==> inputs of job 7448 <==
## calc_didactic
module calc_didactic(
        clk,
        rst,
        mem_addr,
        mem_we,
        mem_wdata,
        mem_rdata
    );
Settings: LEC_CHECK=0, CAP_MARGIN=0, CORE_MARGIN=2, CORE_UTILIZATION=71, CTS_CLUSTER_DIAMETER=395, CTS_CLUSTER_SIZE=37, SETUP_SLACK_MARGIN=0.7, SLEW_MARGIN=20; clock period 5.2 ns.
run.sh (not shown) runs the stock make flow with config.mk's settings and CLKGATE_MAP_FILE=.
==> job 7981: changes against job 7448 <==
Settings changed: ABC_AREA set to 1, CAP_MARGIN 0 to 20, CORE_UTILIZATION 71 to 72, CTS_CLUSTER_DIAMETER 395 to 57, CTS_CLUSTER_SIZE 37 to not set, PLACE_DENSITY_LB_ADDON set to 0.19, SETUP_SLACK_MARGIN 0.7 to not set.
==> flow/constraint.sdc (replaced) <==
create_clock -name core_clock -period 6.52 [get_ports {clk}]
set_input_delay 1.3040 -clock core_clock [delete_from_list [all_inputs] [get_ports {clk}]]
set_output_delay 1.3040 -clock core_clock [all_outputs]
set_load 0.01 [all_outputs]
==> job 5883: changes against job 7448 <==
Settings changed: CAP_MARGIN 0 to 20, CORE_UTILIZATION 71 to 58, CTS_CLUSTER_DIAMETER 395 to not set, CTS_CLUSTER_SIZE 37 to not set, SETUP_SLACK_MARGIN 0.7 to 1.26.
==> flow/constraint.sdc (replaced) <==
create_clock -name core_clock -period 6.88 [get_ports {clk}]
set_input_delay 1.3760 -clock core_clock [delete_from_list [all_inputs] [get_ports {clk}]]
set_output_delay 1.3760 -clock core_clock [all_outputs]
set_load 0.01 [all_outputs]
==> job 9368: changes against job 7448 <==
Settings changed: CAP_MARGIN 0 to 20, CORE_UTILIZATION 71 to 67, CTS_CLUSTER_DIAMETER 395 to 30, CTS_CLUSTER_SIZE 37 to not set, MAX_ROUTING_LAYER set to met4, SETUP_SLACK_MARGIN 0.7 to 0.21.
==> flow/constraint.sdc (replaced) <==
create_clock -name core_clock -period 6.43 [get_ports {clk}]
set_input_delay 1.2860 -clock core_clock [delete_from_list [all_inputs] [get_ports {clk}]]
set_output_delay 1.2860 -clock core_clock [all_outputs]
set_load 0.01 [all_outputs]
==> results <==
| quantity | job 7981 | job 5883 | job 7448 | job 9368 |
|---|---|---|---|---|
| Status | finished with violations | no timing/DRC/antenna violations | aborted with a tool error | aborted with a tool error |
| Last stage reached | - | - | 5_1_grt | 5_1_grt |
| Reasons for failing layout checks | negative setup slack | - | - | - |
| FF+latch area | 0.00620 sq mm | 0.00623 sq mm | - | - |
| Relative slew slack | 0.244 | 0.243 | - | - |
| Power consumed by combinational cells | 173 uW | 539 uW | - | - |
| Worst IR Drop VDD | 0.224 mV | 0.227 mV | - | - |
| Leakage power | 0.00894 uW | 0.00804 uW | - | - |
| CTS resizes | 14 | 286 | 259 | 178 |
| CTS clock-pin slew for the worst setup and hold paths | 0.06 ns | 0.07 ns | - | - |
| Overall die height | 156 um | 173 um | 156 um | 161 um |
| NumNets Final | 2425 | 2151 | - | - |
| Combinational share of power | 0.052 | 0.153 | - | - |
| Maximum Capacitance Violations | 0 | 0 | - | - |
| Tapcells | 285 | 378 | - | - |
| Post-synthesis share of cell area spent on and-or and or-and gates | 0.160 | 0.225 | 0.225 | 0.225 |
| Tool warnings | 74 | 76 | - | - |
| Mapped Nets | 2363 | 1953 | 1953 | 1953 |
| Total power | 3320 uW | 3510 uW | - | - |
| Simple-Gate Area Share | 0.276 | 0.205 | 0.205 | 0.205 |
| Biggest cell delay along the critical path | 0.51 ns | 0.55 ns | - | - |
| Met3 Routed Length | 8480 um | 7370 um | - | - |
| Endpoint with the worst hold slack | ind.data[11] | ind.data[11] | - | - |
| Net switching share of the total power | 0.238 | 0.268 | - | - |
| Crit path max-delay cell type | clkdlybuf4s50_1 | or4b_4 | - | - |
| Int Power | 2530 uW | 2570 uW | - | - |
| Switching component of the power | 792 uW | 939 uW | - | - |
| Endpoint of the lowest-slack register-to-register path | ind.data[4] | ind.data[4] | - | - |
| Startpoint type of the worst setup path | flip-flop | flip-flop | - | - |
No activity file was given, so power comes from the tool's default toggle rates.
